Setup of alpha:
Design cpu, start of the top module:
module cpu (clk, rst, imem_addr, imem_data, test, test1);
	input clk, rst;
	output [6:0]imem_addr;
	input  [31:0]imem_data;
	output  [31:0]test;
	output [31:0]test1;
wire	 [31:0] inst;
wire   [31:0]ctrl, ctrl0, ctrl1, ctrl2;
wire   [20:0]controle;
wire	 [31:0]resultado;
wire   [31:0]data_out2;
wire   [31:0]pc;
wire	 [4:0]addr1, addr2, addr_in;
wire	 [31:0]out1, out2, out3;
wire	 [31:0]in;
wire	 rw;
wire	 [15:0]offset;
wire	 [31:0]offset32;
wire   sel1;
wire	 [31:0] imm;
wire   [31:0] data_out1;
wire	 [31:0]address_0;
wire	 [31:0] data_in;
wire	 [31:0]outrg1, outrg2;
wire	 [31:0] M, B, D, D1;
	assign imem_addr = pc[6:0];
	assign data_out2 = imem_data;
	PC PC(
		.rst(rst),
		.clk(clk),
		.pc(pc)
	);
ffD FF1(
		.rst(rst),
		.clk(clk),
		.Din(data_out2),
		.Dout(inst)
);
	registerFile RegisterFile(
		.addr1(inst[25:21]),
		.addr2(inst[20:16]),
		.out1(outrg1),
		.out2(outrg2),
		.addr_in(ctrl2[4:0]), 
		.in(out2),
		.rst(rst),
		.clk(clk)
	);
	control Controlador(
		.instruction(inst),
		.ctrl(controle)
	);
	extend Extend(
		.offset(inst[15:0]),
		.offset32(offset32)
	);
	ffD FF2(
		.rst(rst),
		.clk(clk),
		.Din(offset32),
		.Dout(imm)
		);
	ffD CONTROLE_0(
		.rst(rst),
		.clk(clk),
		.Din({11'b00000000000, controle[20:0]}),
		.Dout(ctrl0)
		);
	mux1 Mux1(
		.Sel(ctrl0[18]),
		.A(outrg2),
		.B(imm),
		.Out(out1)
	);
	alu Unidade_logica(
		.ctl(ctrl0[20:19]),
		.a(outrg1),
		.b(out1), 
		.resultado(resultado)
	);
	mux1 Mux3(
		.Sel(ctrl0[16]),
		.A(D),
  ...
make LEC_CHECK=0 CAP_MARGIN=20 CORE_MARGIN=2 CORE_UTILIZATION=51 SLEW_MARGIN=20 finish   # period 5.3 ns
run.sh (not shown) runs the stock make flow with config.mk's settings and CLKGATE_MAP_FILE=.
Inputs modified between alpha and beta:
Settings: PLACE_DENSITY newly set to 0.36; CORE_UTILIZATION changed from 51 to 69; CTS_CLUSTER_SIZE newly set to 99; the clock period (ns, I/O delays scaled along) changed from 5.3 to 4.95.
### Flow results
- The final number of max-transition violations on alpha is in line with that on beta.
- Compared with alpha, beta shows a higher largest driver fanout on the critical path.
- Insertion delay at the late pin of the worst-skew pair for beta: 0.05 ns down relative to alpha
- Reported combinational group power: beta vs alpha up about 10%
- In the flow results for alpha and beta, the full die area is smaller on beta.
Changes in gamma relative to beta:
Settings: PLACE_DENSITY no longer set, was 0.36; GPL_TIMING_DRIVEN now 1, previously not set; CTS_CLUSTER_SIZE no longer set, was 99; ABC_AREA now 0, previously not set; CORE_UTILIZATION now 17, was 69; CORE_MARGIN now 7, was 2; MAX_ROUTING_LAYER now met4, previously not set; MIN_ROUTING_LAYER now met1, previously not set; the clock period (ns, I/O delays scaled along) now 4.83, was 4.95.
## What came out
In gamma relative to beta, design area had gone up by a little under 10%. Clock-cell share of area, beta and gamma: higher on gamma. gamma -> beta: max-capacitance violation count delta 0, exact match. gamma ended with more total die size than beta. Comparing beta with gamma, the total area of sequential cells came out essentially unchanged. Relative to beta, time the final worst path needs with I/O delays and setup has decreased by 0.18 ns in gamma. Re remaining antenna violation count: no difference whatsoever between gamma and beta. Overall track demand over capacity in global routing (gamma over beta): decrease, 26 points. Combinational fraction of the cell area: gamma vs beta down 3.2 points.
## Diff of input files: delta against gamma
Settings: setting CTS_CLUSTER_SIZE to 14 for the first time; setting SETUP_SLACK_MARGIN to 1.03 for the first time; removing MIN_ROUTING_LAYER (formerly met1); setting CTS_CLUSTER_DIAMETER to 27 for the first time; setting PLACE_DENSITY_LB_ADDON to 0.2 for the first time; changing CORE_MARGIN from 7 to 2; removing GPL_TIMING_DRIVEN (formerly 1); setting CORE_ASPECT_RATIO to 0.9 for the first time; changing CORE_UTILIZATION from 17 to 72; removing ABC_AREA (formerly 0); changing the clock period (ns, I/O delays scaled along) from 4.83 to 4.06.
--- outcome ---
Relative to gamma, static power due to leakage increased by 8.4% in delta.
The flow for delta finished, though final verification flagged setup timing.
Compared with gamma, delta ends up with more cell area.
Changes observed in delta relative to gamma: clock-cell share of area now sits higher; total antenna diodes in the routed design +9; cell total after placement now smaller.
Input changes introduced in epsilon (baseline for comparison: delta):
Settings: a deleted MAX_ROUTING_LAYER that had been met4; a change of CTS_CLUSTER_DIAMETER from 27 to 332; an added GPL_TIMING_DRIVEN of 1; an added CELL_PAD_IN_SITES_GLOBAL_PLACEMENT of 0; a deleted CORE_ASPECT_RATIO that had been 0.9; a deleted PLACE_DENSITY_LB_ADDON that had been 0.2; an added PLACE_DENSITY of 0.67; a change of SETUP_SLACK_MARGIN from 1.03 to -0.02; a change of the clock period (ns, I/O delays scaled along) from 4.06 to 3.27.
==> results <==
epsilon ran in full, but the layout does not pass; the checks complain about setup timing.
epsilon: global routing usage on met3 lower than delta
Count of clock-buffer cells in the layout on epsilon is down relative to delta.
epsilon against delta: global routing met1 resource utilization saw a decrease; sum of met3 wire segment lengths after detailed routing saw a decrease.
Diff delta -> epsilon: global-route usage saw a decrease, total power divided by cell area lost about 10%, sequential cell count about even, depth of the CTS H-tree fell 1.
Side by side, final hold slack turned out lower in epsilon than in delta.


Starting RTL as in the previous note.
make LEC_CHECK=0 CAP_MARGIN=20 CELL_PAD_IN_SITES_GLOBAL_PLACEMENT=3 CORE_ASPECT_RATIO=1.0 CORE_MARGIN=4 CORE_UTILIZATION=52 CTS_CLUSTER_DIAMETER=46 GPL_TIMING_DRIVEN=1 MIN_ROUTING_LAYER=met1 PLACE_DENSITY=0.78 SLEW_MARGIN=20 finish   # period 8.45 ns
The baseline failed in 3_1_place_gp_skip_io, error GPL-0301.
Edit:
CELL_PAD_IN_SITES_GLOBAL_PLACEMENT = unset   (was 3)
CORE_ASPECT_RATIO = unset   (was 1.0)
CORE_MARGIN = 2   (was 4)
CORE_UTILIZATION = 72   (was 52)
CTS_CLUSTER_DIAMETER = unset   (was 46)
CTS_CLUSTER_SIZE = 14   (was unset)
GPL_TIMING_DRIVEN = unset   (was 1)
MIN_ROUTING_LAYER = unset   (was met1)
PLACE_DENSITY = unset   (was 0.78)
PLACE_DENSITY_LB_ADDON = 0.25   (was unset)
SETUP_SLACK_MARGIN = 0.95   (was unset)
clock period = 3.77 ns   (was 8.45 ns; I/O delays follow)
Result: With this change the flow finished but fails on setup timing. Die size went down by 29%. Synthesized cell count stays the same. Synthesized area is unchanged.
Edit:
ABC_AREA = 1   (was unset)
CTS_CLUSTER_DIAMETER = 398   (was unset)
PLACE_DENSITY_LB_ADDON = 0.09   (was 0.25)
SETUP_SLACK_MARGIN = 0.59   (was 0.95)
What happened:
- With this change the flow failed in 5_1_grt, error GRT-0232
- die size rose by 11%
- synthesized cell count rose by 59%
- area after synthesis rose by 11%
Edit:
ABC_AREA = unset   (was 1)
CORE_ASPECT_RATIO = 0.9   (was unset)
CTS_CLUSTER_DIAMETER = 28   (was 398)
PLACE_DENSITY_LB_ADDON = 0.25   (was 0.09)
SETUP_SLACK_MARGIN = 0.95   (was 0.59)
Result: Now the flow reached the layout checks and failed them: capacitance limit, slew limit, setup timing. Area after synthesis went down by 9.8%. Die area went down by 9.7%. Synthesized cell count went down by 37%.


## oak
Starting RTL as in the previous note.
clock: 4.06 ns
lec_check: 0
abc_area: 1
cap_margin: 20
core_aspect_ratio: 0.83
core_margin: 2
core_utilization: 72
cts_cluster_diameter: 27
cts_cluster_size: 14
place_density_lb_addon: 0.2
setup_slack_margin: 1.03
slew_margin: 20
Flow for oak halted at global routing, error code GRT-0232.
What pine does differently from oak at the input level:
Settings: SETUP_SLACK_MARGIN no longer set, was 1.03; CORE_UTILIZATION now 40, was 72; ABC_AREA no longer set, was 1; CTS_CLUSTER_SIZE no longer set, was 14; PLACE_DENSITY_LB_ADDON no longer set, was 0.2; CORE_ASPECT_RATIO no longer set, was 0.83; CTS_CLUSTER_DIAMETER no longer set, was 27; the clock period (ns, I/O delays scaled along) now 5.3, was 4.06.
Findings:
- Of pine and oak, only oak fails to reach the end of the flow.
- The CTS buffer count in pine sits about 40% below the value recorded for oak.
- Looking at worst slack at placement across both flows, pine is the weaker of the two, with oak ahead.
- Summary: with oak as the reference, post-synthesis instance total in pine moved down by more than a quarter.
- In the tables for pine and oak, number of placed instances with taps included reads lower with pine.
- Post-synth net total in pine is 37% lower than in oak
- Compared with oak, in pine post-synthesis cell area fell by about 10%; number of I/O port buffers shows no meaningful change; row count climbed 39.
- Full die area: pine and oak compared, higher one is pine
What birch does differently from pine at the input level:
Settings: an added PLACE_DENSITY_LB_ADDON of 0.25; an added SETUP_SLACK_MARGIN of -0.36; an added CTS_CLUSTER_DIAMETER of 398; a change of CORE_UTILIZATION from 40 to 72; an added CTS_CLUSTER_SIZE of 14; a change of the clock period (ns, I/O delays scaled along) from 5.3 to 3.77.
--- outcome ---
birch finished all stages; layout check result: FAIL, due to setup timing.
birch supports a higher top clock frequency than pine.
Looking only at critical path depth, and setting everything else aside, the higher value of pine and birch goes to birch.
Cmp birch vs pine: path depth of the worst reg2reg path higher in birch
Against pine as the reference, birch delivers a lower worst slack at placement.
Route | birch vs pine | wire longer in birch
Against pine, highest ir drop seen on vdd in birch rose by more than a quarter.
birch gives more non-clock buffer instance count of the final layout than pine did.
For die span in x, dividing the value from pine by the value from birch gives 1.3.
More vias were needed by birch than by pine.
Looking at first-pass GRT wire length across both flows, birch is the weaker of the two, with pine ahead.
Combinational fraction of design power (higher): birch
The following lists how maple was set up differently from birch:
Settings: clearing PLACE_DENSITY_LB_ADDON, which used to be 0.25; clearing CTS_CLUSTER_SIZE, which used to be 14; putting GPL_TIMING_DRIVEN at 1 where nothing was set; swapping -0.36 for -0.19 in SETUP_SLACK_MARGIN; putting PLACE_DENSITY at 0.67 where nothing was set; putting CELL_PAD_IN_SITES_GLOBAL_PLACEMENT at 3 where nothing was set; swapping 398 for 332 in CTS_CLUSTER_DIAMETER; swapping 3.77 for 2.51 in the clock period (ns, I/O delays scaled along).
Results
Of birch and maple, only maple never reached the final stage.
What ended maple was a tool error in global placement without I/O; the run never finished.
birch -> maple: floorplan row count delta 0, exact match
Reported for maple and birch, number of synthesized register bits turned out identical to the last digit.
As far as die area goes, birch and maple are indistinguishable; the numbers are identical.
For xor/xnor cell area share of the yosys netlist, maple and birch come out practically identical.
As far as die height goes, maple and birch are indistinguishable; the numbers are identical.
Diff maple..birch | register area share after synthesis | unchanged
Async set or reset register ratio after synthesis came out exactly the same in maple and birch.
maple and birch ended up with nearly the same synthesized cell count.
The width of the die on maple is in line with that on birch.
Cell area after synthesis came out exactly the same in maple and birch.


run 1:
cpu again, from the RTL that the note above started with.
clock: 5.5 ns
lec_check: 0
abc_area: 0
cap_margin: 20
cell_pad_in_sites_global_placement: 3
core_margin: 2
core_utilization: 40
gpl_timing_driven: 0
max_routing_layer: met4
place_density_lb_addon: 0.05
setup_slack_margin: 0.35
slew_margin: 10
tns_end_percent: 15
--- input diff run 1..run 2 ---
- swapping 10 for 20 in SLEW_MARGIN
- swapping 0 for 1 in GPL_TIMING_DRIVEN
- putting CTS_CLUSTER_DIAMETER at 332 where nothing was set
- swapping 0.35 for -0.02 in SETUP_SLACK_MARGIN
- clearing PLACE_DENSITY_LB_ADDON, which used to be 0.05
- clearing ABC_AREA, which used to be 0
- clearing TNS_END_PERCENT, which used to be 15
- clearing MAX_ROUTING_LAYER, which used to be met4
- swapping 40 for 37 in CORE_UTILIZATION
- putting PLACE_DENSITY at 0.67 where nothing was set
- swapping 5.5 for 3.27 in the clock period (ns, I/O delays scaled along)
Notes after the runs:
- Run 2 against run 1; number of nets in the final layout is down slightly.
- Slew at the pin with the worst max-slew slack ends up higher on run 1.
- Taking run 1 over run 2, the post-cts sizing count ratio works out to 3.8.
- Run 2 and run 1: one clean run, run 1; the rest did not finish clean.
- Diff run 1 -> run 2: cell area after placement went up about 6.4%, detailed-placement wirelength estimate went down 22%, detailed-routing wirelength on met1 went down 920 um, share of power burned in the clock network held, power density over the cells went up 64%.
- Diff run 1 -> run 2: cell area higher, wire length of the first global-routing pass saw a decrease, count of buffers inserted at the top-level ports increased 0.97%.
Relative to run 2, the following input files were edited for run 3:
- CORE_UTILIZATION now 72, was 37
- ABC_AREA now 0, previously not set
- CTS_CLUSTER_SIZE now 50, previously not set
- HOLD_SLACK_MARGIN now -0.08, previously not set
- CELL_PAD_IN_SITES_GLOBAL_PLACEMENT now 0, was 3
- CTS_CLUSTER_DIAMETER now 28, was 332
- CAP_MARGIN now 5, was 20
- SETUP_SLACK_MARGIN now 0.8, was -0.02
--- outcome ---
- Cell area after synthesis essentially unchanged between run 3 and run 2.
- Cmp run 2 and run 3 / finished layout cell area / higher: run 3
- [run 3] flow finished | final checks: failed | reasons: setup timing
- When run 3 is measured against run 2, its setup-violating endpoint count in the final report turns out 77% higher.
- Of run 3 and run 2, it is run 3 that has the higher internal power of the cells.
- The number of violations of the max-capacitance limit of run 2 and that of run 3 are within noise of each other.
## Diff of input files: run 4 against run 3
- HOLD_SLACK_MARGIN: -0.08 -> unset
- CORE_UTILIZATION: 72 -> 70
- CTS_CLUSTER_SIZE: 50 -> unset
- ABC_AREA: 0 -> unset
- CTS_CLUSTER_DIAMETER: 28 -> 332
- CELL_PAD_IN_SITES_GLOBAL_PLACEMENT: 0 -> 3
- CAP_MARGIN: 5 -> 20
- SETUP_SLACK_MARGIN: 0.8 -> -0.21
- the clock period (ns, I/O delays scaled along): 3.27 -> 2.51
## What came out
Diff run 3..run 4 | flop and latch count out of synthesis | unchanged. For run 4, the flow was terminated by a tool error in global placement without I/O (3_1_place_gp_skip_io) and produced no final design. Per-instance average area after synthesis of run 3 is on par with run 4. The post-synthesis async set-or-reset flop share was comparable across run 3 and run 4. Number of synthesized flops with an enable pin: run 3 vs run 4 identical. Comparing run 3 and run 4, horizontal extent of the die is lower on run 3. Run 4 vs run 3 — starting density of the core dropped 2.4 points. Run 3 → run 4: area of the mapped netlist about even; area inside the core boundary now larger. Floorplan check, run 4 vs run 3: die outline larger in run 4. Between run 3 and run 4, the flow reports height of the chip increasing slightly.


== P ==
Starting RTL as in the previous note.
Settings: LEC_CHECK=0, ABC_AREA=1, CAP_MARGIN=20, CELL_PAD_IN_SITES_DETAIL_PLACEMENT=0, CORE_ASPECT_RATIO=1.24, CORE_MARGIN=9, CORE_UTILIZATION=40, CTS_CLUSTER_DIAMETER=154, GPL_ROUTABILITY_DRIVEN=0, SETUP_SLACK_MARGIN=0.11, SLEW_MARGIN=20, TNS_END_PERCENT=75; clock period 3.86 ns.
Ran to the end and failed final checks on setup timing: P.
Input-level comparison between Q and P:
Settings: SETUP_SLACK_MARGIN now 1.03, was 0.11; TNS_END_PERCENT no longer set, was 75; CORE_MARGIN now 2, was 9; CORE_UTILIZATION now 72, was 40; CELL_PAD_IN_SITES_DETAIL_PLACEMENT no longer set, was 0; CORE_ASPECT_RATIO no longer set, was 1.24; CTS_CLUSTER_SIZE now 14, previously not set; CTS_CLUSTER_DIAMETER no longer set, was 154; ABC_AREA no longer set, was 1; PLACE_DENSITY_LB_ADDON now 0.2, previously not set; GPL_ROUTABILITY_DRIVEN no longer set, was 0; the clock period (ns, I/O delays scaled along) now 4.06, was 3.86.
Results
[flow] Q | stages: complete | final checks: fail | reason: setup timing
Re maximum buffer depth of the clock tree: no difference whatsoever between P and Q.
P fits on a die that is larger than the die of Q.
Relative to P, routed wire length has gone down in Q.
Dominant kind of combinational cell = simple AND/OR/NAND/NOR gates: P; dominant kind of combinational cell = multiplexers: Q
P → Q: design area has decreased; total chip power has decreased; sequential fraction of the synthesis area climbed 4.7 points.
Summary — initial antenna violation count, Q relative to P: higher, by 6.
Worst slack at placement, Q and P: higher on P
Inputs modified between Q and R:
Settings: CTS_CLUSTER_DIAMETER now 399, previously not set; SETUP_SLACK_MARGIN now -0.37, was 1.03; the clock period (ns, I/O delays scaled along) now 3.75, was 4.06.
Notes after the runs:
What the final checks of R revealed, after a flow that finished every stage, was a layout that fails on setup timing.
Part of the cycle the worst path needs, R and Q: higher on R
Looking at logic gate share of total power across R and Q, the one that comes out lower is Q.
The higher maximum fanout along the worst path came out of R.
R vs. Q: share of total power in the clock network went down by 7.7 points.
Q has lower worst stage delay on the critical path than R.
Between R and Q, the relative area change from synthesis to final layout is lower for R.
When R is measured against Q, its sequential cell fraction of total power turns out 7.0 points higher.
Compared with Q, in R clock-pin slew on the worst setup and hold paths about even, global-route wire length before repair saw a decrease.
Sequential portion of the cell area for R: 0.89 points up relative to Q
R and Q ended up with nearly the same detailed-routing wirelength on met1.
Changes in S relative to R:
Settings: CTS_CLUSTER_SIZE removed (was 14); SETUP_SLACK_MARGIN changed from -0.37 to -0.02; GPL_TIMING_DRIVEN newly set to 1; CTS_CLUSTER_DIAMETER changed from 399 to 332; PLACE_DENSITY_LB_ADDON removed (was 0.2); PLACE_DENSITY newly set to 0.35; CELL_PAD_IN_SITES_GLOBAL_PLACEMENT newly set to 0; the clock period (ns, I/O delays scaled along) changed from 3.75 to 3.27.
Notes after the runs:
S vs. R: synthesized cell count was more or less identical, total length of routed met3 wires has decreased.
Of S and R, it is S that has the higher ratio of final minimum period to clock period.
The run showing the smaller routed wire length is S.
Final checks on S, whose flow otherwise completed, came back failing, citing setup timing.
For non-clock buffer count, dividing the value from R by the value from S gives 0.910.
Changes observed in S relative to R: global-route track usage on met1 +0.78 points; fraction of the mapped netlist area in adder cells saw little to no change.
Portion of netlist area occupied by mux cells: R vs S identical
Between S and R, setup slack is lower for S, R comes in above that.
Power figures rest on the tool's default switching activity, not on a simulated workload.
